==> flow/config.mk <==
export PLATFORM = sky130hd
export DESIGN_NAME = slave_apb
export DESIGN_NICKNAME = slave_apb
export VERILOG_FILES = /design/flow/design.v
export SDC_FILE = /design/flow/constraint.sdc
export NUM_CORES = 4
export LEC_CHECK = 0
export CAP_MARGIN = 20
export CELL_PAD_IN_SITES_DETAIL_PLACEMENT = 0
export CORE_MARGIN = 8
export CORE_UTILIZATION = 67
export CTS_CLUSTER_DIAMETER = 213
export CTS_CLUSTER_SIZE = 24
export HOLD_SLACK_MARGIN = -0.08
export SETUP_SLACK_MARGIN = 0.38
export SLEW_MARGIN = 25
export TNS_END_PERCENT = 5
==> flow/constraint.sdc <==
create_clock -name core_clock -period 2.01 [get_ports {pclk}]
set_input_delay 0.4020 -clock core_clock [delete_from_list [all_inputs] [get_ports {pclk}]]
set_output_delay 0.4020 -clock core_clock [all_outputs]
set_load 0.01 [all_outputs]
==> flow/design.v <==
module slave_apb ( 
                   output reg [ 8-1 : 0 ]   prdata, 			 
                   output reg                         pready, 			 
                   output reg                         pslverr,			 
		   input                	      penable,                   
                   input                	      pwrite, 			 
                   input 	         	      psel,  			 
                   input                              pclk,   			 
                   input                	      presetn, 			 
                   input      [ 8-1 : 0 ]   paddr,  			 
                   input      [ 8-1 : 0 ]   pwdata 			 
                   );
  parameter         IDLE    = 2'd0;              				 
  parameter         SETUP   = 2'd1;
  parameter         ENABLE  = 2'd2;
  reg   [ 2-1 : 0 ]   pre_state;   					 
  reg   [ 2-1 : 0 ]   nxt_state;
  reg   [ 8-1 : 0 ]    mem [ 0 : 200 ]; 		 
  reg   [ 8-1 : 0 ]    prdata_c;
  reg pready_c;
  reg pslverr_c;
  reg mem_we_c;
  always @ ( posedge pclk or negedge presetn )
  	begin 
    	     if ( ! presetn )
      			pre_state <= IDLE;
    	     else 
      			pre_state <= nxt_state;
  	end 
  always @ ( * ) 
  	begin
    		prdata_c   = 8'd0;
    		pslverr_c  = 1'b0;
    		pready_c   = 1'b0;
    		mem_we_c   = 1'b0;
    	 	nxt_state  = IDLE;     
		case ( pre_state )
			IDLE   : begin  
          				if ( psel == 1 ) 
            					nxt_state = SETUP;
	        			else
          				     begin
            					nxt_state = IDLE;
  	        				prdata_c = 8'd0;
          				     end
        			end  
      		      SETUP  : begin  
          				nxt_state  = ENABLE;
        			end  
		     ENABLE : begin  
				    pready_c = psel;
						if ( psel == 1 )   
              						nxt_state    = SETUP;
            					else
              						nxt_state    = IDLE; 
		      		    if(paddr <= 200)
          				begin
            					pslverr_c      = 1'b0;
	         				 if(!pwrite)      
              						prdata_c     = mem [ paddr ];
            					else 
	            					mem_we_c     = psel;
          			        end  
				else
				        pslverr_c     = psel;
        		     end  
                  default : nxt_state = IDLE;
    endcase
  end  
  always @ ( posedge pclk )
  	if ( mem_we_c )
  		mem [ paddr ] <= pwdata;
  always @ ( posedge pclk or negedge presetn)
 	 begin
    		if ( ! presetn)
    			begin
      				prdata    <= 8'b0;
      				pready    <= 1'b0;
      				pslverr   <= 1'b0;
    			end  
    	     else
    		begin
      			pready  <= pready_c;
      		   if ( ( pre_state == ENABLE ) )
      			begin
        			prdata  <= prdata_c;
        			pslverr <= pslverr_c;
      			end
    		end
  	end
endmodule
==> flow/run.sh <==
#!/bin/bash
# the make line also repeats each setting of config.mk as NAME=value (left out here)
make -C /OpenROAD-flow-scripts/flow DESIGN_CONFIG=/design/flow/config.mk WORK_HOME=/design/flow/orfs CLKGATE_MAP_FILE= finish
==> out/metrics.yaml, run 1 <==
finish:
  finalInstanceArea_sq_um: 73620
  fillers: 4939
  fin_nets: 3534
  final_util_pct: 77.95
  final-comb-area_sq_um: 15420
  regArea_sq_um: 48620
  synthToLayoutAreaGrowth_pct: 15.93
status:
  violations: "hold timing, setup timing"
  status: "complete, but fails checks"
setup_path:
  regToRegSetupSlack_ns: -0.23
  cp.required_ns: 2.56
  slowest_stage: "mux4_2"
  crit_fanout: 1
  startpoint_type: "flop"
  rr_endpoint: "prdata[5]"
  crit_buf_inv: 1
  worst-path-stages: 7
  cp_common_cell: "a221oi_2"
  critPathCaptureType: "flop"
  reg2regPathDepth: 7
  r2r_start: "mem[47][5]"
  worstPathCellList: "mux4_2 -> a221oi_2 -> buf_4 -> nand2_4 -> o31a_1 -> o32ai_4 -> a221oi_2"
  startpoint: "mem[47][5]"
  crit_end: "prdata[5]"
  worstSetupPathType: "flop to flop"
  critPathTopFamily: "AND-OR/OR-AND gates"
  crit_arrival_ns: 2.79
  max_stage_delay_ns: 0.52
final_timing:
  period_used_pct: 111.3
  hold_viol: 11
  fin_ws_ns: -0.2264
  max_clock_freq_ghz: 0.4471
  rsz0062_at_grt: "true"
  setup_violations: 8
  min_period_ns: 2.236
  worst_clock_skew_ns: 0.02395
  hold_ws_ns: -0.03634
  worstMarginPinSlew_ns: 0.7398
  maxSlewHeadroom_pct: 50.68
  drv_slew: 0
grt:
  gr-total-overflow: 0
  grt_max_degree: 124
  grt_usage_pct: 29.23
  grt_pass1_vias: 32560
  grt_pass1_wl_um: 220900
  antenna_found_initial: 4
route:
  wl_per_cell_um: 31.57
  first_pass_iters: 5
  drtIter0Drc: 4234
  vias: 32130
  ant_nets: 0
  drc: 0
  viasPerCell: 6.709
  totalWireLength_um: 151200
pwr:
  power_leader: "sequential cells"
  total_leakage_power_uw: 0.02334
  total_power_uw: 58230
  power.share.switching_pct: 20.79
  intPower_uw: 46130
  pg_clk_uw: 16900
  ir_drop_mv: 1.046
  pwr-share-clk_pct: 29.0
  powerDensity_nw_per_um2: 791.0
  seq_power_share_pct: 63.8
  power.switching_uw: 12110
  combPwrFrac_pct: 7.2
  p_comb_uw: 4200
  p_seq_uw: 37200
hold_path:
  hold_path_end: "mem[140][7]"
  holdPathStages: 1
  hp-class: "input pin to flop"
  min_from: "pwdata[7]"
place:
  port_buffers: 29
  dp_hpwl_um: 101300
  finalWeightedCongestion: 0.9348
  placed_area_sq_um: 70310
  dpl_worst_slack_ns: -1.131
yosys:
  syn_area_sq_um: 63500
  yosys_warnings: 1
  top_cell: "edfxtp_1"
  syn_nets: 3131
  synthTopLogicFamily: "multiplexers"
  synth.area.mux_share_pct: 14.98
  edf_count: 1608
  ys_sh_adder_pct: 0
  area_leaders: "edfxtp_1 (76%), mux4_2 (11%), mux2i_1 (3.0%)"
  synth-xor-area-share_pct: 0
  top_cell_area_share_pct: 76.04
  top_area_cell: "edfxtp_1"
  syn-instance-count: 3110
  aoi_share_pct: 3.158
  avgSynthCellArea_sq_um: 20.42
  yosysCellCount: 3110
  ys.flop_type: "edfxtp_1"
  synthSimpleGateAreaFrac_pct: 3.369
  ys_chip_area_sq_um: 63500
  ys_async_sr_fraction_pct: 0.8020
  synth_cell_types: 59
  synth-seq-area-share_pct: 76.55
  synth-seq-cells: 1621
  top_cells_by_count: "edfxtp_1 (1608), mux4_2 (324), nor2_1 (217)"
clock_network:
  cts_inserted_buffers: 77
  htree_levels: 3
  cts_tree: "done"
  clkTransAtPathRegs_ns: 0.10
  ctsHoldBuffers: 0
  cts.root.buffer_cell: "clkbuf_16"
  clock_latency_ns: 0.68
  cts.sinks: 1621
  clk_path_buf_depth: 3
die:
  die_w_um: 323.9
  dieArea_sq_um: 104900
  row_count: 113
  fp_util_pct: 67.24
  ios: 31
  die_h_um: 323.9
  coreArea_sq_um: 94450
run:
  cap_violations: 0
  warnings: 39
metal layers:
layer,GRT usage (%),vias to the layer above,part of all wire [%]
met2,46.10,1555,48
li1,-,13570,-
met1,42.54,16780,39
met4,8.652,0,2.9
met3,5.642,228,9.7
met5,0,-,0
through the flow:
stage                     cells  TNS [ns]
after floorplan            3110   -294.75
after global placement     4675   -942.35
after detailed placement   4675   -983.94
after CTS                  4774    -1.629
after global routing       4788    -1.660
final                      4789    -1.268
what timing repair did:
action / CTS / global route
setup endpoints to repair: 1626 / 1617
setup buffers: 9 / 14
resized: 168 / 81
pin swaps: 103 / 73
gates cloned: 1 / 0
area by class of cell:
| type | instances | share of cell area (%) |
|---|---|---|
| clock inverter | 1 | 0.02209 |
| inverter | 3 | 0.02549 |
| antenna | 1 | 0.003399 |
| multi-input combinational | 1298 | 20.95 |
| clock buffer | 88 | 2.789 |
| timing repair buffer | 512 | 8.020 |
| sequential | 1621 | 66.04 |
| tap | 1265 | 2.150 |
==> run 2: changes to the inputs <==
CELL_PAD_IN_SITES_DETAIL_PLACEMENT = default   (was 0)
CORE_MARGIN = 2   (was 8)
CORE_UTILIZATION = 45   (was 67)
CTS_CLUSTER_DIAMETER = 185   (was 213)
CTS_CLUSTER_SIZE = default   (was 24)
GPL_TIMING_DRIVEN = 0   (was default)
HOLD_SLACK_MARGIN = default   (was -0.08)
PLACE_DENSITY = 0.6   (was default)
SETUP_SLACK_MARGIN = default   (was 0.38)
SLEW_MARGIN = 20   (was 25)
TNS_END_PERCENT = default   (was 5)
clock period = 10.0 ns   (was 2.01 ns; I/O delays follow)
==> out/metrics.yaml, run 2 <==
route:
  totalWireLength_um: 174900  # +16%
  ant_nets: 0  # unchanged
  drc: 0  # unchanged
  viasPerCell: 6.108  # -9.0%
  wl_per_cell_um: 32.83  # +4.0%
  vias: 32550  # +1.3%
  first_pass_iters: 8  # +3
  drtIter0Drc: 4155  # -1.9%
setup_path:
  worst-path-stages: 7  # unchanged
  max_stage_delay_ns: 1.00  # +0.48 ns
  crit_fanout: 10  # +9
  reg2regPathDepth: 7  # unchanged
  critPathTopFamily: "buffers and inverters"
  crit_buf_inv: 4  # +3
  crit_arrival_ns: 6.36  # +3.57 ns
  regToRegSetupSlack_ns: 6.18  # +6.41 ns
  rr_endpoint: "mem[38][3]"
  worstSetupPathType: "input pin to flop"
  crit_end: "mem[38][3]"
  startpoint: "paddr[5]"
  cp.required_ns: 10.41  # +7.85 ns
  startpoint_type: "input pin"
  critPathCaptureType: "flop"
  slowest_stage: "clkdlybuf4s50_1"
  worstPathCellList: "clkdlybuf4s50_1 -> buf_2 -> buf_1 -> nor2b_1 -> nand2_1 -> clkbuf_1 -> nor2_1"
  r2r_start: "pre_state[1]"
final_timing:
  setup_violations: 0  # -8
  min_period_ns: 5.946
  period_used_pct: 59.46  # -52 points
  hold_ws_ns: 0.3557  # +0.3921 ns
  worst_clock_skew_ns: 0.03363  # +0.009679 ns
  drv_slew: 0  # unchanged
  rsz0062_at_grt: "false"
  maxSlewHeadroom_pct: 16.81  # -34 points
  max_clock_freq_ghz: 0.1682
  setup-tns-final_ns: 0  # +1.268 ns
  hold_viol: 0  # -11
  worstMarginPinSlew_ns: 1.248  # +0.5081 ns
yosys:
  ys_async_sr_fraction_pct: 0.8020  # unchanged
  top_cell_area_share_pct: 76.04  # unchanged
  ys_sh_adder_pct: 0  # unchanged
  synth-xor-area-share_pct: 0  # unchanged
  synthSimpleGateAreaFrac_pct: 3.369  # unchanged
  top_cell: "edfxtp_1"
  synth-seq-cells: 1621  # unchanged
  syn-instance-count: 3110  # unchanged
  syn_area_sq_um: 63500  # unchanged
  yosys_warnings: 1  # unchanged
  ys_chip_area_sq_um: 63500  # unchanged
  area_leaders: "edfxtp_1 (76%), mux4_2 (11%), mux2i_1 (3.0%)"
  synth.area.mux_share_pct: 14.98  # unchanged
  synthTopLogicFamily: "multiplexers"
  avgSynthCellArea_sq_um: 20.42  # unchanged
  top_area_cell: "edfxtp_1"
  ys.flop_type: "edfxtp_1"
  yosysCellCount: 3110  # unchanged
  synth_cell_types: 59  # unchanged
  aoi_share_pct: 3.158  # unchanged
  top_cells_by_count: "edfxtp_1 (1608), mux4_2 (324), nor2_1 (217)"
  syn_nets: 3131  # unchanged
  edf_count: 1608  # unchanged
  synth-seq-area-share_pct: 76.55  # unchanged
clock_network:
  clkTransAtPathRegs_ns: 0.06  # -0.04 ns
  cts-resized-gates: 0  # -100%
  clock_latency_ns: 0.80  # +0.12 ns
  post-cts-setup-buffer-count: 0  # -9
  htree_levels: 4  # +1
  cts_inserted_buffers: 163  # +110%
  cts.sinks: 1621  # unchanged
  ctsHoldBuffers: 0  # unchanged
  cts.root.buffer_cell: "clkbuf_16"
  cts_tree: "done"
  clk_path_buf_depth: 3  # unchanged
pwr:
  total_power_uw: 14060  # -76%
  ir_drop_mv: 0.1407  # -87%
  seq_power_share_pct: 53.2  # -11 points
  power.switching_uw: 3052  # -75%
  combPwrFrac_pct: 5.5  # -1.7 points
  p_seq_uw: 7480  # -80%
  intPower_uw: 11010  # -76%
  pg_clk_uw: 5810  # -66%
  total_leakage_power_uw: 0.02258  # -3.3%
  p_comb_uw: 773  # -82%
  power_leader: "sequential cells"
  power.share.switching_pct: 21.70  # +0.91 points
  pwr-share-clk_pct: 41.3  # +12 points
  powerDensity_nw_per_um2: 195.7  # -75%
die:
  coreArea_sq_um: 139900  # +48%
  dieArea_sq_um: 144100  # +37%
  ios: 31  # unchanged
  die_w_um: 379.7  # +17%
  row_count: 137  # +21%
  die_h_um: 379.7  # +17%
  fp_util_pct: 45.40  # -22 points
place:
  placed_area_sq_um: 66860  # -4.9%
  dp_hpwl_um: 117100  # +16%
  port_buffers: 26  # -10%
  finalWeightedCongestion: 0.9490  # +1.5%
hold_path:
  hp-class: "flop to flop"
  holdPathStages: 0  # -1
  min_from: "pre_state[2]"
  hold_path_end: "pre_state[1]"
finish:
  fillers: 11060  # +120%
  finalInstanceArea_sq_um: 71870  # -2.4%
  synthToLayoutAreaGrowth_pct: 13.18
  final_util_pct: 51.38  # -27 points
  fin_nets: 3347  # -5.3%
grt:
  gr-total-overflow: 0  # unchanged
  antenna_found_initial: 5  # +1
  grt_pass1_wl_um: 245700  # +11%
  grt_usage_pct: 24.11  # -5.1 points
  grt_pass1_vias: 33010  # +1.4%
  grt_max_degree: 120  # -3.2%
run:
  cap_violations: 0  # unchanged
  warnings: 49  # +26%
status:
  status: "finished clean"
==> run 2: final cells by class <==
cell class	instances	area (sq um)	area share (%)
sequential	1621	48610	67.64
multi-input combinational	1298	13660	19.00
tap	1876	2347	3.266
clock buffer	211	4353	6.056
clock inverter	80	655.6	0.9122
buffer	188	1245	1.732
inverter	3	11.26	0.01567
antenna	1	2.502	0.003482
timing repair buffer	51	988.4	1.375
==> run 2: metrics by stage <==
stage               instances  worst slack, ns
floorplan                3110            5.806
global placement         5012           0.3359
detailed placement       5037            3.329
CTS                      5328            4.192
global route             5328            4.006
finish                   5329            4.054
==> run 2: routing by layer <==
layer / GRT usage, % / routed length [um]
met5: 0 / 11
met4: 9.700 / 7236
met3: 5.162 / 15050
met2: 36.94 / 80990
met1: 33.93 / 71640
==> run 3: changes to the inputs <==
CAP_MARGIN = 35   (was 20)
CELL_PAD_IN_SITES_DETAIL_PLACEMENT = 2   (was default)
CORE_MARGIN = 4   (was 2)
CORE_UTILIZATION = 40   (was 45)
CTS_CLUSTER_DIAMETER = default   (was 185)
GPL_TIMING_DRIVEN = default   (was 0)
HOLD_SLACK_MARGIN = -0.08   (was default)
MAX_ROUTING_LAYER = met4   (was default)
MIN_ROUTING_LAYER = met2   (was default)
PLACE_DENSITY = default   (was 0.6)
clock period = 3.65 ns   (was 10.0 ns; I/O delays follow)
==> out/metrics.yaml, run 3 <==
status:
  status: "stopped before the end"
  stop_stage: "detailed placement (3_5_place_dp)"
  toolErrorMsg: "[ERROR DPL-0033] detailed placement checks failed during check placement."
yosys:
  area_leaders: "edfxtp_1 (76%), mux4_2 (11%), mux2i_1 (3.0%)"
  top_cell: "edfxtp_1"
  yosysCellCount: 3110  # unchanged
  ys_async_sr_fraction_pct: 0.8020  # unchanged
  synthSimpleGateAreaFrac_pct: 3.369  # unchanged
  synth_cell_types: 59  # unchanged
  ys.flop_type: "edfxtp_1"
  synth.area.mux_share_pct: 14.98  # unchanged
  avgSynthCellArea_sq_um: 20.42  # unchanged
  aoi_share_pct: 3.158  # unchanged
  top_area_cell: "edfxtp_1"
  syn_area_sq_um: 63500  # unchanged
  synth-seq-area-share_pct: 76.55  # unchanged
  synth-seq-cells: 1621  # unchanged
  syn_nets: 3131  # unchanged
  yosys_warnings: 1  # unchanged
  top_cell_area_share_pct: 76.04  # unchanged
  ys_sh_adder_pct: 0  # unchanged
  edf_count: 1608  # unchanged
  syn-instance-count: 3110  # unchanged
  synthTopLogicFamily: "multiplexers"
  synth-xor-area-share_pct: 0  # unchanged
  ys_chip_area_sq_um: 63500  # unchanged
  top_cells_by_count: "edfxtp_1 (1608), mux4_2 (324), nor2_1 (217)"
die:
  ios: 31  # unchanged
  coreArea_sq_um: 156900  # +12%
  die_h_um: 406.5  # +7.1%
  die_w_um: 406.5  # +7.1%
  row_count: 145  # +5.8%
  dieArea_sq_um: 165200  # +15%
  fp_util_pct: 40.47  # -4.9 points
place:
  finalWeightedCongestion: 0.9397  # -0.98%
  port_buffers: 29  # +12%
[run 3: through the flow]
| stage | worst slack [ns] | cell area [sq um] | hold slack [ns] | total power [uW] | cells |
|---|---|---|---|---|---|
| global placement | 0.1131 | 68680 | 0.3443 | 22830 | 5409 |
| floorplan | 0.7257 | 63500 | 0.3312 | 21910 | 3110 |
==> run 4: changes to the inputs <==
CAP_MARGIN = 20   (was 35)
CELL_PAD_IN_SITES_DETAIL_PLACEMENT = default   (was 2)
CORE_MARGIN = 2   (was 4)
CORE_UTILIZATION = 70   (was 40)
CTS_CLUSTER_SIZE = 25   (was default)
HOLD_SLACK_MARGIN = default   (was -0.08)
MAX_ROUTING_LAYER = default   (was met4)
MIN_ROUTING_LAYER = default   (was met2)
clock period = 3.81 ns   (was 3.65 ns; I/O delays follow)
==> out/metrics.yaml, run 4 <==
grt:
  gr-total-overflow: 0
  grt_pass1_wl_um: 217600
  grt_max_degree: 105
  grt_usage_pct: 32.74
  antenna_found_initial: 9
  grt_pass1_vias: 32580
final_timing:
  maxSlewHeadroom_pct: 38.58
  max_clock_freq_ghz: 0.3017
  period_used_pct: 86.99
  setup_violations: 0
  rsz0062_at_grt: "false"
  worstMarginPinSlew_ns: 0.9170
  min_period_ns: 3.314
  hold_viol: 0
  drv_slew: 0
  worst_clock_skew_ns: 0.01761
  setup-tns-final_ns: 0
yosys:
  top_cell_area_share_pct: 76.04  # unchanged
  ys_sh_adder_pct: 0  # unchanged
  synth-xor-area-share_pct: 0  # unchanged
  aoi_share_pct: 3.158  # unchanged
  syn-instance-count: 3110  # unchanged
  synth.area.mux_share_pct: 14.98  # unchanged
  area_leaders: "edfxtp_1 (76%), mux4_2 (11%), mux2i_1 (3.0%)"
  top_area_cell: "edfxtp_1"
  synth-seq-cells: 1621  # unchanged
  synth_cell_types: 59  # unchanged
  syn_area_sq_um: 63500  # unchanged
  top_cell: "edfxtp_1"
  yosys_warnings: 1  # unchanged
  synth-seq-area-share_pct: 76.55  # unchanged
  synthSimpleGateAreaFrac_pct: 3.369  # unchanged
  syn_nets: 3131  # unchanged
  top_cells_by_count: "edfxtp_1 (1608), mux4_2 (324), nor2_1 (217)"
  yosysCellCount: 3110  # unchanged
  synthTopLogicFamily: "multiplexers"
  ys.flop_type: "edfxtp_1"
  avgSynthCellArea_sq_um: 20.42  # unchanged
  ys_chip_area_sq_um: 63500  # unchanged
  edf_count: 1608  # unchanged
  ys_async_sr_fraction_pct: 0.8020  # unchanged
setup_path:
  crit_end: "mem[148][7]"
  slowest_stage: "nor3b_1"
  crit_buf_inv: 2
  r2r_start: "pre_state[1]"
  rr_endpoint: "mem[148][7]"
  worstSetupPathType: "flop to flop"
  worst-path-stages: 7
  cp_common_cell: "nand2_1"
  max_stage_delay_ns: 0.73
  cp.required_ns: 4.26
  worstPathCellList: "nand2_1 -> inv_1 -> nand2_1 -> nor3b_1 -> nand2_1 -> nor2_1 -> buf_4"
  critPathCaptureType: "flop"
  startpoint: "pre_state[1]"
  regToRegSetupSlack_ns: 0.50
  reg2regPathDepth: 7
  critPathTopFamily: "simple AND/OR/NAND/NOR gates"
  crit_fanout: 16
  crit_arrival_ns: 3.77
  startpoint_type: "flop"
finish:
  fillers: 4537
  finalInstanceArea_sq_um: 71890
  final_util_pct: 79.86
  fin_nets: 3466
  final-comb-area_sq_um: 13670
  regArea_sq_um: 48610
  final_cells: 4746
  synthToLayoutAreaGrowth_pct: 13.20
place:
  dp_hpwl_um: 92450
  dp.cells: 4463
  port_buffers: 29  # unchanged
  finalWeightedCongestion: 0.9136  # -2.8%
  placed_area_sq_um: 66930
route:
  wl_per_cell_um: 31.17
  ant_nets: 0
  vias: 32210
  drc: 0
  first_pass_iters: 7
  viasPerCell: 6.787
  totalWireLength_um: 147900
  drtIter0Drc: 4527
pwr:
  power.share.switching_pct: 20.64
  p_comb_uw: 1850
  powerDensity_nw_per_um2: 507.1
  power.switching_uw: 7524
  total_leakage_power_uw: 0.02336
  power_leader: "sequential cells"
  pwr-share-clk_pct: 41.1
  seq_power_share_pct: 53.9
  intPower_uw: 28930
  pg_clk_uw: 15000
  p_seq_uw: 19600
  combPwrFrac_pct: 5.1
  ir_drop_mv: 0.4752
clock_network:
  cts-resized-gates: 0
  cts.root.buffer_cell: "clkbuf_16"
  cts_tree: "done"
  htree_levels: 4
  cts_inserted_buffers: 156
  clock_latency_ns: 0.76
  clkTransAtPathRegs_ns: 0.06
  clk_path_buf_depth: 3
  ctsHoldBuffers: 0
  cts.sinks: 1621
  post-cts-setup-buffer-count: 0
run:
  cap_violations: 0
  warnings: 33
die:
  die_w_um: 305.2  # -25%
  dieArea_sq_um: 93150  # -44%
  die_h_um: 305.2  # -25%
  ios: 31  # unchanged
  coreArea_sq_um: 90010  # -43%
  fp_util_pct: 70.55  # +30 points
  row_count: 110  # -24%
hold_path:
  min_from: "pre_state[2]"
  hold_path_end: "pre_state[1]"
  holdPathStages: 0
  hp-class: "flop to flop"
status:
  status: "finished clean"
run 4: area by class of cell:
type	count	share of cell area [%]
Sequential cell	1621	67.62
Multi-Input combinational cell	1298	19.02
Clock buffer	193	5.860
Timing Repair Buffer	365	4.400
Tap cell	1176	2.047
Clock inverter	87	1.018
Inverter	3	0.01915
Antenna cell	3	0.01044
run 4: stage by stage:
| step | hold slack, ns | setup slack (ns) | total power, uW |
|---|---|---|---|
| after floorplan | 0.3312 | 0.8537 | 20990 |
| after CTS | 0.3621 | 0.5877 | 36580 |
| after detailed placement | 0.3386 | 0.05242 | 21830 |
| final | 0.3641 | 0.4956 | 36450 |
| after global placement | 0.3427 | 0.03355 | 21790 |
| after global routing | 0.3662 | 0.3908 | 37310 |
run 4: routing by layer:
metal  track usage (%)  part of all wire [%]
met2             51.23                    49
met3             7.564                    10
met5                 0                 0.044
met1             46.56                    38
met4             11.83                   3.7
==> run 5: changes to the inputs <==
CORE_UTILIZATION = 45   (was 70)
CTS_CLUSTER_SIZE = default   (was 25)
PLACE_DENSITY = 0.6   (was default)
SETUP_SLACK_MARGIN = -0.38   (was default)
clock period = 5.46 ns   (was 3.81 ns; I/O delays follow)
==> out/metrics.yaml, run 5 <==
status:
  status: "finished clean"
final_timing:
  rsz0062_at_grt: "false"
  worstMarginPinSlew_ns: 1.137  # +0.2199 ns
  max_clock_freq_ghz: 0.2650
  worst_clock_skew_ns: 0.03168  # +0.01408 ns
  min_period_ns: 3.773
  maxSlewHeadroom_pct: 24.20  # -14 points
  setup-tns-final_ns: 0  # unchanged
  drv_slew: 0  # unchanged
  setup_violations: 0  # unchanged
  period_used_pct: 69.11  # -18 points
  hold_viol: 0  # unchanged
yosys:
  syn-instance-count: 3110  # unchanged
  synthTopLogicFamily: "multiplexers"
  synth_cell_types: 59  # unchanged
  synth-xor-area-share_pct: 0  # unchanged
  syn_nets: 3131  # unchanged
  top_cell_area_share_pct: 76.04  # unchanged
  area_leaders: "edfxtp_1 (76%), mux4_2 (11%), mux2i_1 (3.0%)"
  avgSynthCellArea_sq_um: 20.42  # unchanged
  syn_area_sq_um: 63500  # unchanged
  aoi_share_pct: 3.158  # unchanged
  yosysCellCount: 3110  # unchanged
  synthSimpleGateAreaFrac_pct: 3.369  # unchanged
  top_area_cell: "edfxtp_1"
  ys_async_sr_fraction_pct: 0.8020  # unchanged
  yosys_warnings: 1  # unchanged
  synth.area.mux_share_pct: 14.98  # unchanged
  top_cells_by_count: "edfxtp_1 (1608), mux4_2 (324), nor2_1 (217)"
  synth-seq-area-share_pct: 76.55  # unchanged
  top_cell: "edfxtp_1"
  edf_count: 1608  # unchanged
  synth-seq-cells: 1621  # unchanged
  ys.flop_type: "edfxtp_1"
  ys_chip_area_sq_um: 63500  # unchanged
  ys_sh_adder_pct: 0  # unchanged
route:
  vias: 30590  # -5.0%
  drc: 0  # unchanged
  wl_per_cell_um: 28.23  # -9.4%
  ant_nets: 0  # unchanged
  drtIter0Drc: 3424  # -24%
  totalWireLength_um: 147900  # about the same
  viasPerCell: 5.841  # -14%
  first_pass_iters: 6  # -1
  diodes: 0  # -3
die:
  ios: 31  # unchanged
  coreArea_sq_um: 139900  # +55%
  row_count: 137  # +25%
  fp_util_pct: 45.40  # -25 points
  die_h_um: 379.7  # +24%
  dieArea_sq_um: 144100  # +55%
  die_w_um: 379.7  # +24%
finish:
  synthToLayoutAreaGrowth_pct: 12.02
  final_util_pct: 50.86  # -29 points
  final_cells: 5238  # +10%
  fin_nets: 3254  # -6.1%
  finalInstanceArea_sq_um: 71140  # -1.0%
setup_path:
  startpoint_type: "input pin"
  max_stage_delay_ns: 0.94  # +0.21 ns
  critPathCaptureType: "flop"
  worstPathCellList: "buf_2 -> nor2b_1 -> nand2_1 -> a211o_1 -> nand3_1 -> nand4_1 -> nor2_1"
  worstSetupPathType: "input pin to flop"
  regToRegSetupSlack_ns: 2.05  # +1.55 ns
  cp.required_ns: 5.86  # +1.60 ns
  reg2regPathDepth: 6  # -1
  rr_endpoint: "mem[181][6]"
  crit_buf_inv: 1  # -1
  crit_end: "mem[193][3]"
  crit_arrival_ns: 4.17  # +0.40 ns
  crit_fanout: 23  # +7
  slowest_stage: "nor2_1"
  worst-path-stages: 7  # unchanged
  critPathTopFamily: "simple AND/OR/NAND/NOR gates"
  r2r_start: "pre_state[1]"
  startpoint: "paddr[3]"
place:
  dp_hpwl_um: 91030  # -1.5%
  port_buffers: 29  # unchanged
  placed_area_sq_um: 65970  # -1.4%
  dp.cells: 4941  # +11%
  finalWeightedCongestion: 0.8975  # -1.8%
hold_path:
  hp-class: "flop to flop"
  min_from: "pre_state[2]"
  holdPathStages: 0  # unchanged
  hold_path_end: "pre_state[1]"
pwr:
  pg_clk_uw: 10800  # -28%
  total_leakage_power_uw: 0.02224  # -4.8%
  power_leader: "sequential cells"
  power.switching_uw: 5398  # -28%
  ir_drop_mv: 0.3157  # -34%
  intPower_uw: 20310  # -30%
  power.share.switching_pct: 21.00  # +0.36 points
  combPwrFrac_pct: 4.8  # -0.3 points
  p_seq_uw: 13700  # -30%
  p_comb_uw: 1230  # -34%
  powerDensity_nw_per_um2: 361.4  # -29%
  pwr-share-clk_pct: 41.9  # +0.8 points
  seq_power_share_pct: 53.3  # -0.6 points
grt:
  gr-total-overflow: 0  # unchanged
  grt_pass1_vias: 31140  # -4.4%
  antenna_found_initial: 1  # -8
  grt_usage_pct: 20.52  # -12 points
  grt_pass1_wl_um: 216200  # -0.64%
  grt_max_degree: 202  # +92%
run:
  warnings: 38  # +15%
  cap_violations: 0  # unchanged
clock_network:
  cts.sinks: 1621  # unchanged
  cts_tree: "done"
  htree_levels: 4  # unchanged
  clkTransAtPathRegs_ns: 0.06  # about the same
  cts-resized-gates: 0  # unchanged
  post-cts-setup-buffer-count: 0  # unchanged
  cts.root.buffer_cell: "clkbuf_16"
  clock_latency_ns: 0.79  # +0.03 ns
  clk_path_buf_depth: 3  # unchanged
  cts_inserted_buffers: 165  # +5.8%
  ctsHoldBuffers: 0  # unchanged
==> run 5: routing by layer <==
layer  routed length (um)  track usage [%]  part of all wire (%)
met2                72460            33.09                    49
met3                 9804            3.721                   6.6
met4                 3900            6.489                   2.6
met1                61720            28.58                    42
met5                    0                0                     0
==> run 5: cell type report <==
cell class              instances  area (sq um)
clock inverters                90         775.7
repair buffers                144          1344
multi-input cells            1298         13680
fillers                     11010         68740
well taps                    1876          2347
inverters                       3         13.76
clock buffers                 206          4368
flip-flops and latches       1621         48610
==> run 5: per-stage QoR <==
stage	setup WS, ns	hold WS, ns	power (uW)
floorplan	2.174	0.3312	14650
global placement	0.9559	0.3436	15160
detailed placement	0.8921	0.3510	15190
CTS	1.751	0.3555	25890
global route	1.610	0.3680	26440
finish	1.687	0.3524	25710
==> run 6: changes to the inputs <==
ABC_AREA = 0   (was default)
CAP_MARGIN = 40   (was 20)
CORE_UTILIZATION = 72   (was 45)
CTS_CLUSTER_DIAMETER = 312   (was default)
CTS_CLUSTER_SIZE = 13   (was default)
HOLD_SLACK_MARGIN = 0.3   (was default)
PLACE_DENSITY = default   (was 0.6)
PLACE_DENSITY_LB_ADDON = 0.13   (was default)
SETUP_SLACK_MARGIN = 0.87   (was -0.38)
clock period = 3.03 ns   (was 5.46 ns; I/O delays follow)
==> out/metrics.yaml, run 6 <==
clock_network:
  cts_tree: "done"
  cts_inserted_buffers: 142  # -14%
  clock_latency_ns: 0.78  # about the same
  clkTransAtPathRegs_ns: 0.07  # about the same
  cts.root.buffer_cell: "clkbuf_16"
  cts.sinks: 1621  # unchanged
  htree_levels: 4  # unchanged
  clk_path_buf_depth: 3  # unchanged
finish:
  synthToLayoutAreaGrowth_pct: 15.79
  finalInstanceArea_sq_um: 73530  # +3.4%
  fin_nets: 3425  # +5.3%
  final_cells: 4583  # -13%
  final_util_pct: 84.50  # +34 points
  fillers: 3411  # -69%
die:
  die_h_um: 301.0  # -21%
  coreArea_sq_um: 87020  # -38%
  fp_util_pct: 72.97  # +28 points
  dieArea_sq_um: 90590  # -37%
  ios: 31  # unchanged
  die_w_um: 301.0  # -21%
  row_count: 108  # -21%
route:
  first_pass_iters: 6  # unchanged
  drtIter0Drc: 5494  # +60%
  totalWireLength_um: 163200  # +10%
  diodes: 0  # unchanged
  drc: 0  # unchanged
  ant_nets: 0  # unchanged
  viasPerCell: 7.393  # +27%
  wl_per_cell_um: 35.60  # +26%
  vias: 33880  # +11%
final_timing:
  rsz0062_at_grt: "true"
  drv_slew: 0  # unchanged
  setup_violations: 0  # unchanged
  maxSlewHeadroom_pct: 40.54  # +16 points
  max_clock_freq_ghz: 0.4306
  hold_ws_ns: 0.3034  # -0.04896 ns
  worstMarginPinSlew_ns: 0.8919  # -0.2451 ns
  hold_viol: 0  # unchanged
  period_used_pct: 76.65  # +7.5 points
  worst_clock_skew_ns: 0.03032  # -0.001363 ns
  min_period_ns: 2.323
pwr:
  p_seq_uw: 24700  # +80%
  seq_power_share_pct: 56.2  # +2.9 points
  ir_drop_mv: 0.6305  # +100%
  total_power_uw: 43870  # +71%
  powerDensity_nw_per_um2: 596.6  # +65%
  power.switching_uw: 9326  # +73%
  power_leader: "sequential cells"
  intPower_uw: 34550  # +70%
  pwr-share-clk_pct: 37.6  # -4.3 points
  combPwrFrac_pct: 6.2  # +1.4 points
  power.share.switching_pct: 21.26  # +0.26 points
  total_leakage_power_uw: 0.02323  # +4.4%
  pg_clk_uw: 16500  # +53%
  p_comb_uw: 2720  # +120%
place:
  dp_hpwl_um: 94260  # +3.5%
  dp.cells: 4347  # -12%
  finalWeightedCongestion: 0.9177  # +2.3%
  placed_area_sq_um: 68230  # +3.4%
  port_buffers: 29  # unchanged
yosys:
  syn_area_sq_um: 63500  # unchanged
  synth-seq-area-share_pct: 76.55  # unchanged
  synthSimpleGateAreaFrac_pct: 3.369  # unchanged
  ys_sh_adder_pct: 0  # unchanged
  area_leaders: "edfxtp_1 (76%), mux4_2 (11%), mux2i_1 (3.0%)"
  aoi_share_pct: 3.158  # unchanged
  top_area_cell: "edfxtp_1"
  top_cell_area_share_pct: 76.04  # unchanged
  ys_chip_area_sq_um: 63500  # unchanged
  ys.flop_type: "edfxtp_1"
  synth-seq-cells: 1621  # unchanged
  ys_async_sr_fraction_pct: 0.8020  # unchanged
  syn-instance-count: 3110  # unchanged
  synthTopLogicFamily: "multiplexers"
  synth.area.mux_share_pct: 14.98  # unchanged
  synth_cell_types: 59  # unchanged
  top_cell: "edfxtp_1"
  synth-xor-area-share_pct: 0  # unchanged
  yosysCellCount: 3110  # unchanged
  avgSynthCellArea_sq_um: 20.42  # unchanged
  yosys_warnings: 1  # unchanged
  syn_nets: 3131  # unchanged
  top_cells_by_count: "edfxtp_1 (1608), mux4_2 (324), nor2_1 (217)"
  edf_count: 1608  # unchanged
hold_path:
  hold_path_end: "mem[102][0]"
  holdPathStages: 1  # +1
  hp-class: "input pin to flop"
  min_from: "pwdata[0]"
run:
  cap_violations: 0  # unchanged
  warnings: 33  # -13%
setup_path:
  worst-path-stages: 11  # +4
  max_stage_delay_ns: 0.31  # -0.63 ns
  cp.required_ns: 3.48  # -2.38 ns
  reg2regPathDepth: 6  # unchanged
  crit_arrival_ns: 2.78  # -1.39 ns
  startpoint_type: "input pin"
  crit_end: "mem[198][2]"
  crit_fanout: 8  # -65%
  startpoint: "paddr[0]"
  r2r_start: "mem[57][1]"
  critPathCaptureType: "flop"
  regToRegSetupSlack_ns: 0.78  # -1.27 ns
  slowest_stage: "nand4_1"
  worstPathCellList: "buf_16 -> clkbuf_16 -> buf_16 -> buf_8 -> nor2_4 -> nand2_2 -> a211o_1 -> nand3_4 -> nand4_1 -> buf_6 -> nor2_4"
  crit_buf_inv: 5  # +4
  worstSetupPathType: "input pin to flop"
  rr_endpoint: "prdata[1]"
  critPathTopFamily: "buffers and inverters"
grt:
  gr-total-overflow: 0  # unchanged
  gr-usage-met3_pct: 8.290  # +4.6 points
  grt.met1_usage_pct: 51.52  # +23 points
  grt_usage_pct: 36.25  # +16 points
  top_usage_layer: "met2"
  grt_use_met2_pct: 56.33  # +23 points
  grt_pass1_vias: 34130  # +9.6%
  grt_max_degree: 116  # -43%
  antenna_found_initial: 3  # +2
  grt_pass1_wl_um: 232100  # +7.4%
status:
  status: "finished clean"
[run 6: cell type report]
| cell class | count | area, sq um | area share [%] |
|---|---|---|---|
| Inverter | 3 | 16.27 | 0.02212 |
| Timing Repair Buffer | 338 | 3896 | 5.299 |
| Clock inverter | 6 | 81.33 | 0.1106 |
| Clock buffer | 162 | 3799 | 5.166 |
| Tap cell | 1155 | 1445 | 1.965 |
| Multi-Input combinational cell | 1298 | 15680 | 21.33 |
| Sequential cell | 1621 | 48610 | 66.11 |
[run 6: metrics by stage]
stage	TNS, ns	setup WS, ns
after detailed placement	-0.9410	-0.1059
final	0	0.7075
after global placement	-0.1746	-0.05632
after CTS	0	0.7244
after floorplan	0	0.4950
after global routing	0	0.6805
[run 6: repair_timing]
action / in CTS / in global routing
hold endpoints to repair: 57 / 0
setup endpoints to repair: 334 / 414
hold buffers: 6 / 0
gates resized: 55 / 64
cloned: 6 / 3
setup buffers: 26 / 27
pin swaps: 26 / 27
[run 6: metal layers]
metal  up-vias  share of wire (%)
met2      2700                 48
met1     17360                 34
met4         6                4.4
met3       448                 13
li1      13370                  -
met5         -              0.040
==> run 7: changes to the inputs <==
ABC_AREA = default   (was 0)
CAP_MARGIN = 20   (was 40)
CELL_PAD_IN_SITES_DETAIL_PLACEMENT = 2   (was default)
CELL_PAD_IN_SITES_GLOBAL_PLACEMENT = 2   (was default)
CORE_MARGIN = 8   (was 2)
CORE_UTILIZATION = 21   (was 72)
CTS_CLUSTER_DIAMETER = 76   (was 312)
CTS_CLUSTER_SIZE = 62   (was 13)
GPL_ROUTABILITY_DRIVEN = 0   (was default)
GPL_TIMING_DRIVEN = 1   (was default)
HOLD_SLACK_MARGIN = -0.07   (was 0.3)
MAX_ROUTING_LAYER = met4   (was default)
PLACE_DENSITY_LB_ADDON = 0.12   (was 0.13)
SETUP_SLACK_MARGIN = 0.38   (was 0.87)
SLEW_MARGIN = 5   (was 20)
TNS_END_PERCENT = 40   (was default)
clock period = 3.88 ns   (was 3.03 ns; I/O delays follow)
==> out/metrics.yaml, run 7 <==
status:
  status: "finished clean"
pwr:
  powerDensity_nw_per_um2: 475.7  # -20%
  power.switching_uw: 8890  # -4.7%
  intPower_uw: 27520  # -20%
  pg_clk_uw: 15000  # -9%
  p_seq_uw: 19200  # -22%
  total_leakage_power_uw: 0.02401  # +3.4%
  seq_power_share_pct: 52.9  # -3.3 points
  pwr-share-clk_pct: 41.3  # +3.7 points
  power.share.switching_pct: 24.41  # +3.2 points
  ir_drop_mv: 0.4006  # -36%
  p_comb_uw: 2130  # -22%
  combPwrFrac_pct: 5.9  # -0.3 points
  power_leader: "sequential cells"
yosys:
  synth-seq-cells: 1621  # unchanged
  avgSynthCellArea_sq_um: 20.42  # unchanged
  yosys_warnings: 1  # unchanged
  top_cells_by_count: "edfxtp_1 (1608), mux4_2 (324), nor2_1 (217)"
  synthSimpleGateAreaFrac_pct: 3.369  # unchanged
  syn_area_sq_um: 63500  # unchanged
  top_cell_area_share_pct: 76.04  # unchanged
  aoi_share_pct: 3.158  # unchanged
  synth_cell_types: 59  # unchanged
  area_leaders: "edfxtp_1 (76%), mux4_2 (11%), mux2i_1 (3.0%)"
  ys_sh_adder_pct: 0  # unchanged
  synth-xor-area-share_pct: 0  # unchanged
  top_area_cell: "edfxtp_1"
  synth-seq-area-share_pct: 76.55  # unchanged
  synthTopLogicFamily: "multiplexers"
  ys.flop_type: "edfxtp_1"
  edf_count: 1608  # unchanged
  ys_async_sr_fraction_pct: 0.8020  # unchanged
  ys_chip_area_sq_um: 63500  # unchanged
  synth.area.mux_share_pct: 14.98  # unchanged
  syn_nets: 3131  # unchanged
  top_cell: "edfxtp_1"
  syn-instance-count: 3110  # unchanged
  yosysCellCount: 3110  # unchanged
grt:
  grt_pass1_vias: 35100  # +2.9%
  gr-total-overflow: 0  # unchanged
  grt_pass1_wl_um: 290400  # +25%
  grt_max_degree: 97  # -16%
  antenna_found_initial: 17  # +14
  grt_usage_pct: 12.99  # -23 points
clock_network:
  cts_inserted_buffers: 131  # -7.7%
  cts-resized-gates: 0  # -100%
  cts.root.buffer_cell: "clkbuf_16"
  cts.sinks: 1621  # unchanged
  clock_latency_ns: 0.81  # +0.03 ns
  clkTransAtPathRegs_ns: 0.09  # +0.02 ns
  clk_path_buf_depth: 3  # unchanged
  cts_tree: "done"
  htree_levels: 4  # unchanged
  ctsHoldBuffers: 0  # -6
  post-cts-setup-buffer-count: 0  # -100%
place:
  dp_hpwl_um: 133500  # +42%
  dp.cells: 7378  # +70%
  port_buffers: 29  # unchanged
  placed_area_sq_um: 71780  # +5.2%
setup_path:
  reg2regPathDepth: 8  # +2
  startpoint: "pre_state[1]"
  worstSetupPathType: "flop to flop"
  critPathCaptureType: "flop"
  cp.required_ns: 4.30  # +0.82 ns
  worst-path-stages: 8  # -3
  crit_fanout: 16  # +8
  crit_end: "mem[120][2]"
  cp_common_cell: "nand2_1"
  max_stage_delay_ns: 0.72  # +0.41 ns
  crit_buf_inv: 3  # -2
  crit_arrival_ns: 3.59  # +0.81 ns
  slowest_stage: "dfrtp_1"
  startpoint_type: "flop"
  regToRegSetupSlack_ns: 0.72  # -0.06 ns
  critPathTopFamily: "simple AND/OR/NAND/NOR gates"
  rr_endpoint: "mem[120][2]"
  worstPathCellList: "nand2_1 -> inv_1 -> nand2_1 -> nor3b_1 -> buf_4 -> nand3_1 -> buf_12 -> nor2_1"
  r2r_start: "pre_state[1]"
hold_path:
  hold_path_end: "pre_state[1]"
  hp-class: "flop to flop"
  min_from: "pre_state[2]"
  holdPathStages: 0  # -1
route:
  vias: 31520  # -7.0%
  maxUsedRoutingLayer: "met4"
  wl_per_cell_um: 26.95  # -24%
  dr_wl_met3_um: 4745  # -77%
  drc: 0  # unchanged
  wl_met2_um: 99050  # +25%
  wl_met1_um: 97900  # +74%
  drtIter0Drc: 2020  # -63%
  ant_nets: 0  # unchanged
  viasPerCell: 4.135  # -44%
  first_pass_iters: 6  # unchanged
  totalWireLength_um: 205500  # +26%
finish:
  final_cells: 7623  # +66%
  final_util_pct: 25.37  # -59 points
  synthToLayoutAreaGrowth_pct: 20.54
  finalInstanceArea_sq_um: 76550  # +4.1%
  fin_nets: 3554  # +3.8%
die:
  die_w_um: 565.9  # +88%
  fp_util_pct: 21.04  # -52 points
  ios: 31  # unchanged
  die_h_um: 565.9  # +88%
  dieArea_sq_um: 320300  # +250%
  row_count: 202  # +87%
  coreArea_sq_um: 301800  # +250%
final_timing:
  rsz0062_at_grt: "false"
  drv_slew: 0  # unchanged
  setup_violations: 0  # unchanged
  max_clock_freq_ghz: 0.3162
  worst_clock_skew_ns: 0.04736  # +0.01704 ns
  worstMarginPinSlew_ns: 0.9850  # +0.09315 ns
  hold_ws_ns: 0.3702  # +0.06676 ns
  period_used_pct: 81.50  # +4.9 points
  min_period_ns: 3.162
  setup-tns-final_ns: 0  # unchanged
  hold_viol: 0  # unchanged
  maxSlewHeadroom_pct: 34.09  # -6.5 points
run:
  cap_violations: 0  # unchanged
  warnings: 28  # -15%
-- run 7: metrics by stage --
| step | power [uW] | setup WS [ns] |
|---|---|---|
| after global routing | 37730 | 0.4994 |
| after floorplan | 20610 | 0.9097 |
| after global placement | 21870 | -0.3365 |
| after detailed placement | 21880 | -0.09197 |
| after CTS | 37170 | 0.6399 |
| final | 36410 | 0.7177 |
-- run 7: area by class of cell --
type / count / area (sq um)
Sequential cell: 1621 / 48610
Inverter: 3 / 13.76
Timing Repair Buffer: 478 / 4464
Clock inverter: 100 / 1316
Antenna cell: 4 / 10.01
Fill cell: 31360 / 225200
Clock buffer: 141 / 3443
Multi-Input combinational cell: 1298 / 13710
Tap cell: 3978 / 4977
-- run 7: metal layers --
metal  global-route usage, %  vias to the layer above
met2                   21.08                      364
li1                        -                    13680
met4                   2.737                        0
met5                       -                        -
met3                   1.496                      189
met1                   17.61                    17290
==> run 8: changes to the inputs <==
ABC_AREA = 1   (was default)
CAP_MARGIN = 0   (was 20)
CELL_PAD_IN_SITES_DETAIL_PLACEMENT = default   (was 2)
CELL_PAD_IN_SITES_GLOBAL_PLACEMENT = default   (was 2)
CORE_MARGIN = 2   (was 8)
CORE_UTILIZATION = 72   (was 21)
CTS_CLUSTER_DIAMETER = 204   (was 76)
CTS_CLUSTER_SIZE = 14   (was 62)
GPL_ROUTABILITY_DRIVEN = default   (was 0)
GPL_TIMING_DRIVEN = default   (was 1)
HOLD_SLACK_MARGIN = 0.29   (was -0.07)
MAX_ROUTING_LAYER = default   (was met4)
PLACE_DENSITY_LB_ADDON = 0.15   (was 0.12)
SETUP_SLACK_MARGIN = 0.86   (was 0.38)
SLEW_MARGIN = 20   (was 5)
TNS_END_PERCENT = default   (was 40)
clock period = 3.03 ns   (was 3.88 ns; I/O delays follow)
==> out/metrics.yaml, run 8 <==
status:
  status: "finished clean"
place:
  port_buffers: 29  # unchanged
  placed_area_sq_um: 72400  # +0.87%
  finalWeightedCongestion: 1.024
  dp_hpwl_um: 107200  # -20%
  dpl_worst_slack_ns: -0.3194  # -0.2274 ns
die:
  coreArea_sq_um: 91940  # -70%
  dieArea_sq_um: 95640  # -70%
  die_w_um: 309.3  # -45%
  die_h_um: 309.3  # -45%
  row_count: 111  # -45%
  ios: 31  # unchanged
  fp_util_pct: 72.97  # +52 points
hold_path:
  hold_path_end: "pre_state[0]"
  holdPathStages: 2  # +2
  min_from: "psel"
  hp-class: "input pin to flop"
finish:
  final_util_pct: 83.25  # +58 points
  fillers: 4696  # -85%
  final-comb-area_sq_um: 17930  # +31%
  synthToLayoutAreaGrowth_pct: 14.09
  finalInstanceArea_sq_um: 76540  # about the same
  fin_nets: 6570  # +85%
  regArea_sq_um: 48610  # about the same
pwr:
  power.switching_uw: 9660  # +8.7%
  p_comb_uw: 3060  # +44%
  combPwrFrac_pct: 7.1  # +1.2 points
  intPower_uw: 33680  # +22%
  pg_clk_uw: 15600  # +4%
  ir_drop_mv: 0.7929  # +98%
  seq_power_share_pct: 57.0  # +4.1 points
  powerDensity_nw_per_um2: 566.2  # +19%
  total_leakage_power_uw: 0.03060  # +27%
  pwr-share-clk_pct: 36.0  # -5.3 points
  p_seq_uw: 24700  # +29%
  power_leader: "sequential cells"
  power.share.switching_pct: 22.29  # -2.1 points
final_timing:
  maxSlewHeadroom_pct: 32.96  # -1.1 points
  period_used_pct: 72.80  # -8.7 points
  max_clock_freq_ghz: 0.4534
  worst_clock_skew_ns: 0.01850  # -0.02886 ns
  drv_slew: 0  # unchanged
  min_period_ns: 2.206
  hold_viol: 0  # unchanged
  setup_violations: 0  # unchanged
  fin_ws_ns: 0.8242  # +0.1065 ns
  worstMarginPinSlew_ns: 0.9979  # +0.01290 ns
  rsz0062_at_grt: "true"
yosys:
  synth-seq-cells: 1621  # unchanged
  syn-instance-count: 6339  # +100%
  synth-xor-area-share_pct: 0  # unchanged
  ys_async_sr_fraction_pct: 0.8020  # unchanged
  top_area_cell: "edfxtp_1"
  ys_sh_adder_pct: 0  # unchanged
  ys_chip_area_sq_um: 67090  # +5.6%
  synthSimpleGateAreaFrac_pct: 24.09  # +21 points
  edf_count: 1608  # unchanged
  yosysCellCount: 6339  # +100%
  syn_nets: 6360  # +100%
  ys.flop_type: "edfxtp_1"
  yosys_warnings: 1  # unchanged
  top_cell: "nand2_1"
  avgSynthCellArea_sq_um: 10.58  # -48%
  aoi_share_pct: 1.035  # -2.1 points
  area_leaders: "edfxtp_1 (72%), nand2_1 (21%), nor2_1 (1.8%)"
  top_cells_by_count: "nand2_1 (3753), edfxtp_1 (1608), nor2_1 (330)"
  synth_cell_types: 25  # -58%
  syn_area_sq_um: 67090  # +5.6%
  synthTopLogicFamily: "simple AND/OR/NAND/NOR gates"
  synth-seq-area-share_pct: 72.46  # -4.1 points
  top_cell_area_share_pct: 71.97  # -4.1 points
  synth.area.mux_share_pct: 0  # -15 points
grt:
  grt_usage_pct: 37.43  # +24 points
  gr-total-overflow: 0  # unchanged
  grt_max_degree: 120  # +24%
  grt_pass1_wl_um: 264500  # -8.9%
  antenna_found_initial: 3  # -14
  grt_pass1_vias: 46400  # +32%
setup_path:
  cp.required_ns: 3.68  # -0.62 ns
  regToRegSetupSlack_ns: 0.87  # +0.15 ns
  crit_fanout: 17  # +1
  startpoint_type: "input pin"
  r2r_start: "pre_state[1]"
  crit_end: "prdata[0]"
  max_stage_delay_ns: 0.33  # -0.39 ns
  startpoint: "paddr[2]"
  slowest_stage: "dlygate4sd2_1"
  worstPathCellList: "dlygate4sd2_1 -> buf_4 -> nand2_1 -> clkinv_2 -> buf_12 -> nand2_1 -> nand2_1 -> o21ai_1 -> nand2_1 -> nor2_1 -> nor2_1 -> buf_4 -> nor2_1 -> nand2_1 -> nand2_1 -> nand2_1"
  worstSetupPathType: "input pin to flop"
  rr_endpoint: "mem[50][2]"
  reg2regPathDepth: 11  # +3
  critPathCaptureType: "flop"
  crit_arrival_ns: 2.85  # -0.74 ns
  worst-path-stages: 16  # +8
  crit_buf_inv: 5  # +2
  cp_common_cell: "nand2_1"
  critPathTopFamily: "simple AND/OR/NAND/NOR gates"
clock_network:
  clkTransAtPathRegs_ns: 0.07  # -0.02 ns
  cts_tree: "done"
  cts.root.buffer_cell: "clkbuf_16"
  clk_path_buf_depth: 3  # unchanged
  clock_latency_ns: 0.75  # -0.06 ns
  cts_inserted_buffers: 133  # +1.5%
  cts.sinks: 1621  # unchanged
  htree_levels: 4  # unchanged
route:
  viasPerCell: 6.050  # +46%
  drc: 0  # unchanged
  drtIter0Drc: 6965  # +240%
  first_pass_iters: 7  # +1
  totalWireLength_um: 177000  # -14%
  vias: 47350  # +50%
  wl_per_cell_um: 22.62  # -16%
  ant_nets: 0  # unchanged
run:
  cap_violations: 0  # unchanged
  warnings: 33  # +18%
## run 8: metrics by stage
stage / TNS [ns] / hold WS (ns) / std cells / power, uW
floorplan: 0 / 0.3104 / 6339 / 26630
global placement: -43.44 / 0.3332 / 7637 / 27980
detailed placement: -50.89 / 0.3479 / 7637 / 28060
CTS: 0 / 0.2901 / 7812 / 43170
global route: 0 / 0.3008 / 7826 / 44330
finish: 0 / 0.3247 / 7826 / 43340
## run 8: layout make-up
type	instances	area share [%]
tap	1243	2.032
antenna	2	0.006538
multi-input combinational	4361	23.42
inverter	29	0.1749
clock inverter	11	0.1455
sequential	1621	63.51
clock buffer	156	4.600
timing repair buffer	403	6.112
## run 8: timing repair
item | CTS | global route
setup buffers | 5 | 8
gates resized | 40 | 48
pin swaps | 3 | 4
hold endpoints to repair | 15 | 0
setup endpoints to repair | 1261 | 351
hold buffers | 3 | 0
gates cloned | 0 | 4
## run 8: layer usage
layer / vias to the layer above / global-route usage (%) / share of wire (%) / wire (um)
met2: 3250 / 60.20 / 48 / 84790
met1: 22370 / 48.80 / 34 / 60830
met5: - / 0.8089 / 0.068 / 120
li1: 21160 / - / - / -
met3: 568 / 8.313 / 12 / 21980
met4: 4 / 18.84 / 5.2 / 9269
==> run 9: changes to the inputs <==
ABC_AREA = default   (was 1)
CTS_CLUSTER_DIAMETER = 312   (was 204)
CTS_CLUSTER_SIZE = 13   (was 14)
HOLD_SLACK_MARGIN = default   (was 0.29)
PLACE_DENSITY_LB_ADDON = 0.02   (was 0.15)
SETUP_SLACK_MARGIN = 0.87   (was 0.86)
==> out/metrics.yaml, run 9 <==
final_timing:
  period_used_pct: 78.07  # +5.3 points
  rsz0062_at_grt: "true"
  hold_viol: 0  # unchanged
  drv_slew: 0  # unchanged
  maxSlewHeadroom_pct: 35.75  # +2.8 points
  worst_clock_skew_ns: 0.02807  # +0.009573 ns
  worstMarginPinSlew_ns: 0.9638  # -0.03412 ns
  max_clock_freq_ghz: 0.4227  # -6.8%
  min_period_ns: 2.366  # +0.1598 ns
  fin_ws_ns: 0.6644  # -0.1598 ns
  setup_violations: 0  # unchanged
  setup-tns-final_ns: 0  # unchanged
place:
  dpl_worst_slack_ns: -0.3569  # -0.03753 ns
  dp.cells: 4366  # -43%
  port_buffers: 29  # unchanged
  dp_hpwl_um: 96400  # -10%
  finalWeightedCongestion: 0.9366  # -8.5%
clock_network:
  clock_latency_ns: 0.75  # about the same
  clk_path_buf_depth: 3  # unchanged
  cts.sinks: 1621  # unchanged
  cts_tree: "done"
  ctsHoldBuffers: 0  # -3
  cts.root.buffer_cell: "clkbuf_16"
  cts_inserted_buffers: 142  # +6.8%
  htree_levels: 4  # unchanged
  clkTransAtPathRegs_ns: 0.07  # about the same
route:
  dr_wl_met3_um: 19040  # -13%
  diodes: 0  # -2
  drc: 0  # unchanged
  vias: 33430  # -29%
  maxUsedRoutingLayer: "met5"
  drtIter0Drc: 5444  # -22%
  viasPerCell: 7.322  # +21%
  first_pass_iters: 6  # -1
  ant_nets: 0  # unchanged
  wl_per_cell_um: 35.37  # +56%
  wl_met2_um: 77530  # -8.6%
  totalWireLength_um: 161400  # -8.8%
  wl_met1_um: 58500  # -3.8%
pwr:
  power_leader: "sequential cells"
  total_leakage_power_uw: 0.02310  # -24%
  powerDensity_nw_per_um2: 599.3  # +5.8%
  seq_power_share_pct: 56.2  # -0.8 points
  power.switching_uw: 9215  # -4.6%
  intPower_uw: 34690  # +3.0%
  p_seq_uw: 24700  # about the same
  p_comb_uw: 2700  # -12%
  pg_clk_uw: 16500  # +6%
  pwr-share-clk_pct: 37.7  # +1.7 points
  power.share.switching_pct: 20.99  # -1.3 points
  ir_drop_mv: 0.6808  # -14%
  total_power_uw: 43900  # +1.3%
  combPwrFrac_pct: 6.1  # -1.0 points
setup_path:
  max_stage_delay_ns: 0.40  # +0.07 ns
  rr_endpoint: "prdata[5]"
  reg2regPathDepth: 6  # -5
  crit_arrival_ns: 3.01  # +0.16 ns
  critPathCaptureType: "flop"
  regToRegSetupSlack_ns: 0.68  # -0.19 ns
  startpoint: "paddr[5]"
  critPathTopFamily: "AND-OR/OR-AND gates"
  worst-path-stages: 9  # -7
  cp.required_ns: 3.68  # about the same
  startpoint_type: "input pin"
  crit_end: "prdata[5]"
  r2r_start: "mem[48][5]"
  slowest_stage: "o31a_1"
  worstPathCellList: "clkbuf_4 -> buf_4 -> nor2_2 -> buf_12 -> a22oi_1 -> o2111ai_2 -> o31a_1 -> o32ai_4 -> a221oi_2"
  crit_fanout: 33  # +16
  crit_buf_inv: 3  # -2
  worstSetupPathType: "input pin to flop"
die:
  coreArea_sq_um: 87020  # -5.3%
  ios: 31  # unchanged
  die_w_um: 301.0  # -2.7%
  dieArea_sq_um: 90590  # -5.3%
  fp_util_pct: 72.97  # about the same
  die_h_um: 301.0  # -2.7%
  row_count: 108  # -2.7%
yosys:
  synth-seq-area-share_pct: 76.55  # +4.1 points
  syn-instance-count: 3110  # -51%
  ys.flop_type: "edfxtp_1"
  area_leaders: "edfxtp_1 (76%), mux4_2 (11%), mux2i_1 (3.0%)"
  ys_chip_area_sq_um: 63500  # -5.3%
  yosys_warnings: 1  # unchanged
  synth-xor-area-share_pct: 0  # unchanged
  edf_count: 1608  # unchanged
  syn_area_sq_um: 63500  # -5.3%
  ys_sh_adder_pct: 0  # unchanged
  top_cell_area_share_pct: 76.04  # +4.1 points
  syn_nets: 3131  # -51%
  synth-seq-cells: 1621  # unchanged
  top_cell: "edfxtp_1"
  top_area_cell: "edfxtp_1"
  synthSimpleGateAreaFrac_pct: 3.369  # -21 points
  yosysCellCount: 3110  # -51%
  ys_async_sr_fraction_pct: 0.8020  # unchanged
  top_cells_by_count: "edfxtp_1 (1608), mux4_2 (324), nor2_1 (217)"
  synth_cell_types: 59  # +140%
  avgSynthCellArea_sq_um: 20.42  # +93%
  synth.area.mux_share_pct: 14.98  # +15 points
  aoi_share_pct: 3.158  # +2.1 points
  synthTopLogicFamily: "multiplexers"
run:
  warnings: 31  # -6.1%
  cap_violations: 0  # unchanged
grt:
  grt_pass1_wl_um: 233300  # -12%
  gr-total-overflow: 0  # unchanged
  grt_max_degree: 86  # -28%
  grt_usage_pct: 36.65  # -0.78 points
  grt_pass1_vias: 33540  # -28%
  antenna_found_initial: 3  # unchanged
hold_path:
  hp-class: "input pin to async pin"
finish:
  fin_nets: 3404  # -48%
  final_cells: 4565  # -42%
  synthToLayoutAreaGrowth_pct: 15.36
status:
  status: "finished clean"
run 9: final cells by class:
class,instances,area [sq um]
inverter,3,13.76
clock inverter,5,65.06
multi-input combinational,1298,15670
sequential,1621,48610
tap,1155,1445
fill,3585,13770
clock buffer,166,3877
timing repair buffer,317,3571
run 9: per-layer routing:
metal / vias to the layer above / track usage, %
met3: 380 / 7.482
li1: 13320 / -
met4: 4 / 14.03
met1: 17210 / 54.24
met2: 2517 / 55.69
met5: - / 0
run 9: metrics by stage:
step           area [sq um]  util [%]  hold slack [ns]
4_1_cts               72920     83.79           0.2634
3_3_place_gp          68400     78.60           0.3386
5_1_grt               73260     84.18           0.3002
6_report              73260     84.18           0.2792
3_5_place_dp          68400     78.60           0.3441
2_1_floorplan         65670         -           0.3104
run 9: repair_timing:
item                       CTS  global route
setup buffers               15             7
setup endpoints to repair  164           337
gates cloned                 2             4
gates resized               73            33
pin swaps                   28            15
==> run 10: changes to the inputs <==
CAP_MARGIN = 20   (was 0)
CORE_UTILIZATION = 64   (was 72)
CTS_CLUSTER_DIAMETER = default   (was 312)
CTS_CLUSTER_SIZE = default   (was 13)
PLACE_DENSITY_LB_ADDON = default   (was 0.02)
SETUP_SLACK_MARGIN = default   (was 0.87)
clock period = 5.04 ns   (was 3.03 ns; I/O delays follow)
==> out/metrics.yaml, run 10 <==
status:
  status: "finished clean"
pwr:
  combPwrFrac_pct: 4.8  # -1.3 points
  pg_clk_uw: 11600  # -30%
  seq_power_share_pct: 53.5  # -2.7 points
  power.switching_uw: 5694  # -38%
  ir_drop_mv: 0.3443  # -49%
  powerDensity_nw_per_um2: 392.1  # -35%
  total_leakage_power_uw: 0.02255  # -2.4%
  total_power_uw: 27760  # -37%
  power.share.switching_pct: 20.51  # -0.48 points
  intPower_uw: 22070  # -36%
  pwr-share-clk_pct: 41.7  # +4.0 points
  p_seq_uw: 14800  # -40%
  p_comb_uw: 1350  # -50%
  power_leader: "sequential cells"
run:
  warnings: 51  # +65%
  cap_violations: 0  # unchanged
grt:
  antenna_found_initial: 7  # +4
  grt_pass1_wl_um: 215500  # -7.6%
  grt_max_degree: 125  # +45%
  grt_usage_pct: 29.74  # -6.9 points
  gr-total-overflow: 0  # unchanged
  grt_pass1_vias: 31710  # -5.5%
yosys:
  area_leaders: "edfxtp_1 (76%), mux4_2 (11%), mux2i_1 (3.0%)"
  aoi_share_pct: 3.158  # unchanged
  edf_count: 1608  # unchanged
  synth-seq-cells: 1621  # unchanged
  synth.area.mux_share_pct: 14.98  # unchanged
  top_area_cell: "edfxtp_1"
  top_cell_area_share_pct: 76.04  # unchanged
  synth_cell_types: 59  # unchanged
  synth-seq-area-share_pct: 76.55  # unchanged
  synth-xor-area-share_pct: 0  # unchanged
  ys.flop_type: "edfxtp_1"
  syn_nets: 3131  # unchanged
  ys_sh_adder_pct: 0  # unchanged
  top_cell: "edfxtp_1"
  yosys_warnings: 1  # unchanged
  ys_chip_area_sq_um: 63500  # unchanged
  top_cells_by_count: "edfxtp_1 (1608), mux4_2 (324), nor2_1 (217)"
  yosysCellCount: 3110  # unchanged
  syn_area_sq_um: 63500  # unchanged
  syn-instance-count: 3110  # unchanged
  synthTopLogicFamily: "multiplexers"
  synthSimpleGateAreaFrac_pct: 3.369  # unchanged
  avgSynthCellArea_sq_um: 20.42  # unchanged
  ys_async_sr_fraction_pct: 0.8020  # unchanged
final_timing:
  setup_violations: 0  # unchanged
  worstMarginPinSlew_ns: 1.199  # +0.2355 ns
  rsz0062_at_grt: "false"
  worst_clock_skew_ns: 0.02543  # -0.002646 ns
  drv_slew: 0  # unchanged
  hold_viol: 0  # unchanged
  maxSlewHeadroom_pct: 20.05  # -16 points
  max_clock_freq_ghz: 0.2763
  setup-tns-final_ns: 0  # unchanged
  min_period_ns: 3.620
  period_used_pct: 71.82  # -6.3 points
setup_path:
  worstSetupPathType: "input pin to flop"
  regToRegSetupSlack_ns: 1.58  # +0.90 ns
  reg2regPathDepth: 6  # unchanged
  crit_arrival_ns: 4.21  # +1.20 ns
  r2r_start: "pre_state[1]"
  cp.required_ns: 5.63  # +1.95 ns
  worstPathCellList: "buf_8 -> nor2_4 -> a22oi_1 -> a22oi_1 -> o2111ai_1 -> o31a_1 -> o32ai_1 -> a21oi_1"
  crit_buf_inv: 1  # -2
  rr_endpoint: "mem[132][2]"
  worst-path-stages: 8  # -1
  crit_end: "prdata[0]"
  critPathCaptureType: "flop"
  startpoint_type: "input pin"
  startpoint: "paddr[1]"
  slowest_stage: "nor2_4"
  cp_common_cell: "a22oi_1"
  crit_fanout: 68  # +110%
  max_stage_delay_ns: 0.81  # +0.41 ns
  critPathTopFamily: "AND-OR/OR-AND gates"
clock_network:
  cts-resized-gates: 0  # -100%
  cts.sinks: 1621  # unchanged
  ctsHoldBuffers: 0  # unchanged
  cts_tree: "done"
  cts.root.buffer_cell: "clkbuf_16"
  htree_levels: 4  # unchanged
  cts_inserted_buffers: 160  # +13%
  post-cts-setup-buffer-count: 0  # -15
  clkTransAtPathRegs_ns: 0.06  # about the same
  clk_path_buf_depth: 3  # unchanged
  clock_latency_ns: 0.76  # about the same
route:
  drtIter0Drc: 3821  # -30%
  vias: 31130  # -6.9%
  viasPerCell: 6.614  # -9.7%
  ant_nets: 0  # unchanged
  wl_per_cell_um: 31.32  # -11%
  first_pass_iters: 5  # -1
  drc: 0  # unchanged
  totalWireLength_um: 147400  # -8.7%
hold_path:
  holdPathStages: 0
  hold_path_end: "pre_state[1]"
  hp-class: "flop to flop"
  min_from: "pre_state[2]"
die:
  die_h_um: 319  # +6.0%
  die_w_um: 319  # +6.0%
  ios: 31  # unchanged
  row_count: 115  # +6.5%
  fp_util_pct: 64.52  # -8.4 points
  coreArea_sq_um: 98420  # +13%
  dieArea_sq_um: 101800  # +12%
place:
  dp_hpwl_um: 90610  # -6.0%
  dp.cells: 4418  # +1.2%
  finalWeightedCongestion: 0.8885  # -5.1%
  port_buffers: 29  # unchanged
finish:
  fin_nets: 3314  # -2.6%
  final_util_pct: 71.94  # -12 points
  final_cells: 4707  # +3.1%
  synthToLayoutAreaGrowth_pct: 11.50
## run 10: per-stage QoR
step	instance area, sq um	setup slack, ns	hold WS (ns)
global placement	65710	0.7399	0.3446
CTS	70800	1.507	0.3577
global route	70800	1.308	0.3666
floorplan	63500	1.838	0.3312
detailed placement	65710	0.7098	0.3373
finish	70810	1.420	0.3522
## run 10: cell type report
cell class / instances / area (sq um)
Antenna cell: 4 / 10.01
Clock buffer: 201 / 4328
Clock inverter: 84 / 762.0
Fill cell: 5913 / 27610
Inverter: 3 / 13.76
Multi-Input combinational cell: 1298 / 13680
Sequential cell: 1621 / 48610
Tap cell: 1287 / 1610
Timing Repair Buffer: 209 / 1792
## run 10: per-layer routing
layer | vias to the layer above | global-route usage (%) | part of all wire [%]
li1 | 13220 | - | -
met1 | 16250 | 42.58 | 40
met2 | 1388 | 45.83 | 48
met3 | 270 | 7.405 | 9.3
met4 | 8 | 9.969 | 3.2
met5 | - | 0 | 0.036
Power is estimated from default activity; no workload was simulated.
